==> flow/design.v <==
module pwm_hw(
input clk,      			 
input reset,  			     
input red,                   
input green,                 
input blue,                  
output [19:0] Red_High_HW,   
output [19:0] Red_Low_HW,    
output [19:0] Green_High_HW, 
output [19:0] Green_Low_HW,  
output [19:0] Blue_High_HW,  
output [19:0] Blue_Low_HW    
             );
HW_PWM Red(.clk(clk),.reset(reset),.Colour_input(red),.High_Count(Red_High_HW),.Low_Count(Red_Low_HW));           
HW_PWM Green(.clk(clk),.reset(reset),.Colour_input(green),.High_Count(Green_High_HW), .Low_Count(Green_Low_HW));  
HW_PWM Blue(.clk(clk),.reset(reset),.Colour_input(blue),.High_Count(Blue_High_HW), .Low_Count(Blue_Low_HW));      
endmodule
module HW_PWM(
input clk,                     
input reset,                   
input Colour_input,            
output reg [19:0] High_Count,  
output reg [19:0] Low_Count    
            );
reg PrevPwm;                   
reg [19:0]Count;               
always@(posedge clk)
begin
if (!reset)                    
    begin
	Count<=20'b0;
	High_Count<=20'b0;
	Low_Count<=20'b0;          
	PrevPwm<=1'b0;
	end
else if(Colour_input==1)       
   begin
	if(PrevPwm!=Colour_input)  
		begin
 		Low_Count<=Count;      
		PrevPwm<=1'b1;         
		Count<=20'b0;          
		end
	else
		begin                  
		Count<=Count+1'b1;     
		end
  end
else if(Colour_input==0)       
	begin
	if(PrevPwm!=Colour_input)  
		begin
		High_Count<=Count;     
		PrevPwm<=Colour_input; 
		Count<=20'b0;          
		end
else
     begin                     
     Count<=Count+1'b1;        
     end     
end
end			
endmodule			
export LEC_CHECK = 0
export CAP_MARGIN = 20
export CORE_MARGIN = 2
export CORE_UTILIZATION = 72
export CTS_CLUSTER_DIAMETER = 94
export PLACE_DENSITY_LB_ADDON = 0.0
export SETUP_SLACK_MARGIN = 0.38
export SLEW_MARGIN = 20
create_clock -name core_clock -period 1.32 [get_ports {clk}]
run.sh (not shown) runs the stock make flow with config.mk's settings and CLKGATE_MAP_FILE=.
The first run stopped in global placement (3_3_place_gp) on FLW-0024.
Change:
CORE_UTILIZATION = 33   (was 72)
CTS_CLUSTER_DIAMETER = unset   (was 94)
PLACE_DENSITY = 0.6   (was unset)
PLACE_DENSITY_LB_ADDON = unset   (was 0.0)
SETUP_SLACK_MARGIN = unset   (was 0.38)
clock period = 1.79 ns   (was 1.32 ns; I/O delays follow)
The changed run completed with no timing, DRC or antenna violations. Area after synthesis is unchanged. Die size goes up by 110%. Synthesized cell count does not change.
Change:
CORE_UTILIZATION = 64   (was 33)
SETUP_SLACK_MARGIN = 0.32   (was unset)
clock period = 1.04 ns   (was 1.79 ns; I/O delays follow)
Outcome: The new run died in clock tree synthesis (4_1_cts). Die area falls by 47%. Area after synthesis is unchanged. Synthesized cell count stays the same.
Change:
CORE_UTILIZATION = 40   (was 64)
SETUP_SLACK_MARGIN = unset   (was 0.32)
clock period = 2.0 ns   (was 1.04 ns; I/O delays follow)
=> Now the flow finished with timing, DRC and antenna clean; die size grows by 58%; synthesized cell count stays the same; area after synthesis is unchanged.

* * *

RTL: the design.v shown in full above, as it stands there.
clock: 1.53 ns
lec_check: 0
abc_area: 1
cap_margin: 20
cell_pad_in_sites_detail_placement: 2
core_aspect_ratio: 0.57
core_margin: 6
core_utilization: 20
cts_cluster_size: 32
gpl_routability_driven: 0
hold_slack_margin: 0.27
max_routing_layer: met5
min_routing_layer: met1
place_density_lb_addon: 0.01
slew_margin: 0
tns_end_percent: 85
The baseline completed without violations.
Edit:
Settings changed: ABC_AREA 1 to unset, CELL_PAD_IN_SITES_DETAIL_PLACEMENT 2 to unset, CORE_ASPECT_RATIO 0.57 to unset, CORE_MARGIN 6 to 2, CORE_UTILIZATION 20 to 64, CTS_CLUSTER_SIZE 32 to 31, GPL_ROUTABILITY_DRIVEN 0 to unset, HOLD_SLACK_MARGIN 0.27 to unset, MAX_ROUTING_LAYER met5 to unset, MIN_ROUTING_LAYER met1 to unset, PLACE_DENSITY set to 0.6, PLACE_DENSITY_LB_ADDON 0.01 to unset, SLEW_MARGIN 0 to 20, TNS_END_PERCENT 85 to unset.
Clock period 1.53 ns to 1.55 ns, I/O delays scaled along.
After rerunning:
- The new run finished but failed the layout checks on setup timing
- routed wire length fell by 29%
- setup slack got worse by 130 ps
- power fell by 18%
- synthesized area rose by 2.3%
- non-clock buffer count rose by 32
Edit:
Settings changed: CORE_UTILIZATION 64 to 67, CTS_CLUSTER_SIZE 31 to 23.
Clock period 1.55 ns to 1.53 ns, I/O delays scaled along.
The changed run finished with setup timing left.
Setup slack degrades by 280 ps.
Global-route usage went up by 7.4 points.
Via count went up by roughly a tenth.
Area after synthesis is unchanged.
Die area went down by a few percent.
Maximum frequency went down by about a fifth.
Critical path depth stays the same.
Non-clock buffer count went up by 1.
Design area went up slightly.
Clock power went up by a little under a tenth.
Edit:
Settings changed: CORE_UTILIZATION 67 to 40, CTS_CLUSTER_SIZE 23 to unset.
Clock period 1.53 ns to 1.79 ns, I/O delays scaled along.
Now the flow passed the timing, design-rule and antenna checks.
Cell area is lower by 1.5%.
Via count falls by 18%.
Die size went up by 65%.
Routed wire length is lower by 35%.
Total power goes down by 13%.
Edit:
Settings changed: CORE_UTILIZATION 40 to 72, SETUP_SLACK_MARGIN set to 0.45.
Clock period 1.79 ns to 1.55 ns, I/O delays scaled along.
What happened: This time the run failed in clock tree synthesis (4_1_cts). Synthesized cell count is unchanged. Die area decreases by 43%. Area after synthesis stays the same.

* * *

== build 53 ==
RTL: the design.v shown in full above, as it stands there.
make LEC_CHECK=0 ABC_AREA=1 CAP_MARGIN=20 CORE_MARGIN=2 CORE_UTILIZATION=70 CTS_CLUSTER_DIAMETER=243 CTS_CLUSTER_SIZE=22 PLACE_DENSITY=0.6 SLEW_MARGIN=20 finish   # period 0.94 ns
Build 53 did not make it past detailed placement (3_5_place_dp), where a tool error ended it.
diff inputs: build 53 => build 38
--- a/flow/config.mk
+++ b/flow/config.mk
@@ -8 +7,0 @@
-export ABC_AREA = 1
@@ -11,3 +10,3 @@
-export CORE_UTILIZATION = 70
-export CTS_CLUSTER_DIAMETER = 243
-export CTS_CLUSTER_SIZE = 22
+export CORE_UTILIZATION = 40
+export CTS_CLUSTER_SIZE = 34
+export MAX_ROUTING_LAYER = met4
==> flow/constraint.sdc <==
create_clock -name core_clock -period 2.41 [get_ports {clk}]
set_input_delay 0.4820 -clock core_clock [delete_from_list [all_inputs] [get_ports {clk}]]
set_output_delay 0.4820 -clock core_clock [all_outputs]
set_load 0.01 [all_outputs]
==> results <==
Summary of build 53 and build 38: one run falls short of a clean finish, namely build 53. Going from build 53 to build 38, core area grew by more than half. Comparing build 53 and build 38, core utilization before placement is lower on build 38. Number of cells produced by synthesis (higher): build 53.
Setup changes, build 38 to build 21
--- a/flow/config.mk
+++ b/flow/config.mk
@@ -10,4 +10,2 @@
-export CORE_UTILIZATION = 40
-export CTS_CLUSTER_SIZE = 34
-export MAX_ROUTING_LAYER = met4
-export PLACE_DENSITY = 0.6
+export CORE_UTILIZATION = 58
+export CTS_CLUSTER_SIZE = 40
==> flow/constraint.sdc <==
create_clock -name core_clock -period 0.992 [get_ports {clk}]
set_input_delay 0.1984 -clock core_clock [delete_from_list [all_inputs] [get_ports {clk}]]
set_output_delay 0.1984 -clock core_clock [all_outputs]
set_load 0.01 [all_outputs]
==> comparison <==
For build 21, the flow was terminated by a tool error in clock tree synthesis (4_1_cts) and produced no final design.
Between build 38 and build 21, the area fraction in and, or, nand and nor cells after synthesis does not differ in any meaningful way.
Re routability congestion estimate: build 21 and build 38 aren't equal, and the higher value belongs to build 21.
Taking build 38 as the reference, in build 21 die area shows a reduction of 30%, cell count after placement grew by 91.
diff inputs: build 21 => build 37
--- a/flow/config.mk
+++ b/flow/config.mk
@@ -10,2 +10,2 @@
-export CORE_UTILIZATION = 58
-export CTS_CLUSTER_SIZE = 40
+export CORE_UTILIZATION = 64
+export PLACE_DENSITY = 0.6
==> flow/constraint.sdc <==
create_clock -name core_clock -period 1.55 [get_ports {clk}]
set_input_delay 0.3100 -clock core_clock [delete_from_list [all_inputs] [get_ports {clk}]]
set_output_delay 0.3100 -clock core_clock [all_outputs]
set_load 0.01 [all_outputs]
Notes after the runs:
| build 37 | all stages done | FAIL | negative setup slack |. Changes observed in build 37 relative to build 21: placed wire-length estimate after detailed placement -about 12%, post-synthesis share of cell area spent on and, or, nand and nor gates flat, die area moved down, post-placement cell area down about 12%.
Changes in build 23 relative to build 37:
--- a/flow/config.mk
+++ b/flow/config.mk
@@ -10 +10,3 @@
-export CORE_UTILIZATION = 64
+export CORE_UTILIZATION = 72
+export CTS_CLUSTER_SIZE = 21
+export HOLD_SLACK_MARGIN = -0.09
==> comparison <==
Tool error DPL-0038 stopped build 23 during clock tree synthesis (4_1_cts); no final results.
Going from build 37 to build 23, chip area dropped about 11%, HPWL after detailed placement up 36%, total placed instance area barely changed, number of rows created at floorplan dropped about 5%.
Compare build 23 and build 37 | overall die height lower: build 23
For build 78, these inputs were changed with respect to build 23:
--- a/flow/config.mk
+++ b/flow/config.mk
@@ -11,3 +11,2 @@
-export CTS_CLUSTER_SIZE = 21
-export HOLD_SLACK_MARGIN = -0.09
-export PLACE_DENSITY = 0.6
+export PLACE_DENSITY_LB_ADDON = 0.24
+export SETUP_SLACK_MARGIN = -0.07
==> flow/constraint.sdc <==
create_clock -name core_clock -period 1.32 [get_ports {clk}]
set_input_delay 0.2640 -clock core_clock [delete_from_list [all_inputs] [get_ports {clk}]]
set_output_delay 0.2640 -clock core_clock [all_outputs]
set_load 0.01 [all_outputs]
### Flow results
- Build 78 got as far as clock tree synthesis (4_1_cts), where a tool error ended the run.
- Build 23 did not finish; a tool error ended it in clock tree synthesis (4_1_cts).
- There was hardly any difference in count of library flops with an enable pin between build 78 and build 23.
- Relative to build 23, the number of cells in the design after placement measured on build 78 has increased slightly.
- Against build 23, build 78 comes in 2.0% higher on placement-stage cell area.
- On mux cell area share after synthesis, build 23 and build 78 are basically level.
- On die width, build 23 and build 78 are neck and neck.
- Against build 23, half-perimeter wire length after detailed placement in build 78 came out worse.
- Area share of and/or/nand/nor cells after synthesis of build 78 is on par with build 23.
- As far as number of nets produced by synthesis goes, build 23 and build 78 are indistinguishable; the numbers are identical.
- Between build 23 and build 78, the mean area per synthesized cell figures differ only marginally.
- Re yosys stat chip area: no difference whatsoever between build 78 and build 23.
- Global placer's final weighted congestion: build 78 vs build 23 up 11%
Power is estimated from default activity; no workload was simulated.
